Design DotProduct, start of the top module:
module DotProduct(  
  input         clock,  
  input  [7:0]  io_a_0,
  input  [7:0]  io_a_1,
  input  [7:0]  io_a_2,
  input  [7:0]  io_a_3,
  input  [7:0]  io_a_4,
  input  [7:0]  io_a_5,
  input  [7:0]  io_a_6,
  input  [7:0]  io_a_7,
  input  [7:0]  io_a_8,
  input  [7:0]  io_a_9,
  input  [7:0]  io_a_10,
  input  [7:0]  io_a_11,
  input  [7:0]  io_a_12,
  input  [7:0]  io_a_13,
  input  [7:0]  io_a_14,
  input  [7:0]  io_a_15,
  input  [7:0]  io_b_0,  
  input  [7:0]  io_b_1,  
  input  [7:0]  io_b_2,  
  input  [7:0]  io_b_3,  
  input  [7:0]  io_b_4,  
  input  [7:0]  io_b_5,  
  input  [7:0]  io_b_6,  
  input  [7:0]  io_b_7,  
  input  [7:0]  io_b_8,  
  input  [7:0]  io_b_9,  
  input  [7:0]  io_b_10,  
  input  [7:0]  io_b_11,  
  input  [7:0]  io_b_12,  
  input  [7:0]  io_b_13,  
  input  [7:0]  io_b_14,  
  input  [7:0]  io_b_15,  
  output [20:0] io_y  
);
For scale: roughly 760 flip-flops.
==> flow/config.mk <==
export PLATFORM = sky130hd
export DESIGN_NAME = DotProduct
export DESIGN_NICKNAME = DotProduct
export VERILOG_FILES = /design/flow/design.v
export SDC_FILE = /design/flow/constraint.sdc
export NUM_CORES = 4
export LEC_CHECK = 0
export CAP_MARGIN = 20
export CORE_MARGIN = 2
export CORE_UTILIZATION = 71
export PLACE_DENSITY_LB_ADDON = 0.2
export SETUP_SLACK_MARGIN = 0.63
export SLEW_MARGIN = 20
==> flow/constraint.sdc <==
create_clock -name core_clock -period 4.61 [get_ports {clock}]
set_input_delay 0.9220 -clock core_clock [delete_from_list [all_inputs] [get_ports {clock}]]
set_output_delay 0.9220 -clock core_clock [all_outputs]
set_load 0.01 [all_outputs]
run.sh (not shown) runs the stock make flow with config.mk's settings and CLKGATE_MAP_FILE=.
The starting point produced a clean layout.
Next try:
Settings changed: CORE_UTILIZATION 71 to 72, HOLD_SLACK_MARGIN set to -0.09, MAX_ROUTING_LAYER set to met4, PLACE_DENSITY_LB_ADDON 0.2 to unset, SETUP_SLACK_MARGIN 0.63 to unset.
Clock period 4.61 ns to 4.08 ns, I/O delays scaled along.
Effect:
- The changed run finished but failed the layout checks on negative setup slack
- total power is higher by 22%
- setup slack is worse by 0.79 ns
- fmax is lower by 5.8%
- via count is higher by 8.6%
- critical path depth is higher by 1
- synthesized area does not change
- final cell count is higher by 5.0%
- global-route usage is higher by 3.5 points
Next try:
Settings changed: CAP_MARGIN 20 to 30, CTS_CLUSTER_DIAMETER set to 29, HOLD_SLACK_MARGIN -0.09 to unset.
Clock period 4.08 ns to 3.79 ns, I/O delays scaled along.
=>
- The new run aborted during 5_1_grt, error ODB-0269
- area after synthesis is unchanged
- die area is unchanged
- synthesized cell count is unchanged
Next try:
Settings changed: CTS_CLUSTER_DIAMETER 29 to 379.
After rerunning: The changed run ran to the end with violations: negative setup slack; die size is unchanged; synthesized area does not change; synthesized cell count does not change.

* * *

Starting RTL as in the previous note.
## DotProduct
module DotProduct(  
  input         clock,  
  input  [7:0]  io_a_0,
  input  [7:0]  io_a_1,
  input  [7:0]  io_a_2,
  input  [7:0]  io_a_3,
  input  [7:0]  io_a_4,
  input  [7:0]  io_a_5,
  input  [7:0]  io_a_6,
  input  [7:0]  io_a_7,
  input  [7:0]  io_a_8,
  input  [7:0]  io_a_9,
  input  [7:0]  io_a_10,
  input  [7:0]  io_a_11,
  input  [7:0]  io_a_12,
  input  [7:0]  io_a_13,
  input  [7:0]  io_a_14,
  input  [7:0]  io_a_15,
  input  [7:0]  io_b_0,  
  input  [7:0]  io_b_1,  
  input  [7:0]  io_b_2,  
  input  [7:0]  io_b_3,  
  input  [7:0]  io_b_4,  
  input  [7:0]  io_b_5,  
  input  [7:0]  io_b_6,  
  input  [7:0]  io_b_7,  
  input  [7:0]  io_b_8,  
  input  [7:0]  io_b_9,  
  input  [7:0]  io_b_10,  
  input  [7:0]  io_b_11,  
  input  [7:0]  io_b_12,  
  input  [7:0]  io_b_13,  
  input  [7:0]  io_b_14,  
  input  [7:0]  io_b_15,  
  output [20:0] io_y  
);
  wire  m_0_clock;  
  ...
export LEC_CHECK = 0
export ABC_AREA = 1
export CAP_MARGIN = 5
export CORE_ASPECT_RATIO = 0.86
export CORE_MARGIN = 2
export CORE_UTILIZATION = 58
export GPL_TIMING_DRIVEN = 1
export PLACE_DENSITY_LB_ADDON = 0.1
export SETUP_SLACK_MARGIN = -0.31
export SLEW_MARGIN = 40
create_clock -name core_clock -period 3.09 [get_ports {clock}]
The starting point ran to the end with violations: setup timing.
Edit:
==> flow/config.mk (replaced) <==
export PLATFORM = sky130hd
export DESIGN_NAME = DotProduct
export DESIGN_NICKNAME = DotProduct
export VERILOG_FILES = /design/flow/design.v
export SDC_FILE = /design/flow/constraint.sdc
export NUM_CORES = 4
export LEC_CHECK = 0
export CAP_MARGIN = 20
export CORE_MARGIN = 2
export CORE_UTILIZATION = 8
export SLEW_MARGIN = 20
==> flow/constraint.sdc (replaced) <==
create_clock -name core_clock -period 5.84 [get_ports {clock}]
set_input_delay 1.1680 -clock core_clock [delete_from_list [all_inputs] [get_ports {clock}]]
set_output_delay 1.1680 -clock core_clock [all_outputs]
set_load 0.01 [all_outputs]
Effect: The new run completed without violations. Sequential power drops by 43%. Routed wire length climbs by 9.7%. Total power drops by 57%.

* * *

Starting RTL as in the previous note.
==> flow/design.v (excerpt) <==
module DotProduct(  
  input         clock,  
  input  [7:0]  io_a_0,
  input  [7:0]  io_a_1,
  input  [7:0]  io_a_2,
  input  [7:0]  io_a_3,
  input  [7:0]  io_a_4,
  input  [7:0]  io_a_5,
  input  [7:0]  io_a_6,
  input  [7:0]  io_a_7,
  input  [7:0]  io_a_8,
  input  [7:0]  io_a_9,
  input  [7:0]  io_a_10,
  input  [7:0]  io_a_11,
  input  [7:0]  io_a_12,
  input  [7:0]  io_a_13,
  input  [7:0]  io_a_14,
  input  [7:0]  io_a_15,
  input  [7:0]  io_b_0,  
  input  [7:0]  io_b_1,  
  input  [7:0]  io_b_2,  
  input  [7:0]  io_b_3,  
  input  [7:0]  io_b_4,  
  input  [7:0]  io_b_5,  
  input  [7:0]  io_b_6,  
  input  [7:0]  io_b_7,  
  input  [7:0]  io_b_8,  
  input  [7:0]  io_b_9,  
  input  [7:0]  io_b_10,  
  input  [7:0]  io_b_11,  
  input  [7:0]  io_b_12,  
  input  [7:0]  io_b_13,  
  input  [7:0]  io_b_14,  
  input  [7:0]  io_b_15,  
  output [20:0] io_y  
);
  wire  m_0_clock;  
  wire [7:0] m_0_io_a;  
  wire [7:0] m_0_io_b;  
  wire [15:0] m_0_io_c;  
  wire [16:0] m_0_io_y;  
  wire  m_1_clock;  
  wire [7:0] m_1_io_a;  
  wire [7:0] m_1_io_b;  
  wire [15:0] m_1_io_c;  
  wire [16:0] m_1_io_y;  
  wire  m_2_clock;  
  wire [7:0] m_2_io_a;  
  wire [7:0] m_2_io_b;  
  wire [15:0] m_2_io_c;  
  wire [16:0] m_2_io_y;  
  wire  m_3_clock;  
  wire [7:0] m_3_io_a;  
  wire [7:0] m_3_io_b;  
  wire [15:0] m_3_io_c;  
  wire [16:0] m_3_io_y;  
  wire  m_4_clock;  
  wire [7:0] m_4_io_a;  
  wire [7:0] m_4_io_b;  
  wire [15:0] m_4_io_c;  
  wire [16:0] m_4_io_y;  
  wire  m_5_clock;  
  wire [7:0] m_5_io_a;  
  wire [7:0] m_5_io_b;  
  wire [15:0] m_5_io_c;  
  wire [16:0] m_5_io_y;  
  wire  m_6_clock;  
  wire [7:0] m_6_io_a;  
  wire [7:0] m_6_io_b;  
  wire [15:0] m_6_io_c;  
  wire [16:0] m_6_io_y;  
  wire  m_7_clock;  
  wire [7:0] m_7_io_a;  
  wire [7:0] m_7_io_b;  
  wire [15:0] m_7_io_c;  
  wire [16:0] m_7_io_y;  
  wire  m_8_clock;  
  wire [7:0] m_8_io_a;  
  wire [7:0] m_8_io_b;  
  wire [15:0] m_8_io_c;  
  wire [16:0] m_8_io_y;  
  wire  m_9_clock;  
  wire [7:0] m_9_io_a;  
  wire [7:0] m_9_io_b;  
  wire [15:0] m_9_io_c;  
  wire [16:0] m_9_io_y;  
  wire  m_10_clock;  
  ...
export LEC_CHECK = 0
export ABC_AREA = 1
export CAP_MARGIN = 20
export CELL_PAD_IN_SITES_GLOBAL_PLACEMENT = 3
export CORE_MARGIN = 3
export CORE_UTILIZATION = 40
export CTS_CLUSTER_DIAMETER = 54
export MIN_ROUTING_LAYER = met1
export PLACE_DENSITY_LB_ADDON = 0.04
export SLEW_MARGIN = 0
create_clock -name core_clock -period 4.94 [get_ports {clock}]
Edit:
- ABC_AREA: 1 -> default
- CELL_PAD_IN_SITES_GLOBAL_PLACEMENT: 3 -> 2
- CTS_CLUSTER_DIAMETER: 54 -> default
- MIN_ROUTING_LAYER: met1 -> default
The new run finished with timing, DRC and antenna clean; die size went down by 9.1%; combinational power went down by 7.5%; utilization went up by 0.83 points; non-clock buffer count went up by 6; setup slack got worse by 0.28 ns; global-route usage went down by 1.0 points; wire length went down by 14%; power went down by 6.2%; worst hold slack improved by 0.016 ns; critical path depth went up by 1.
Power and IR drop assume default switching activity.
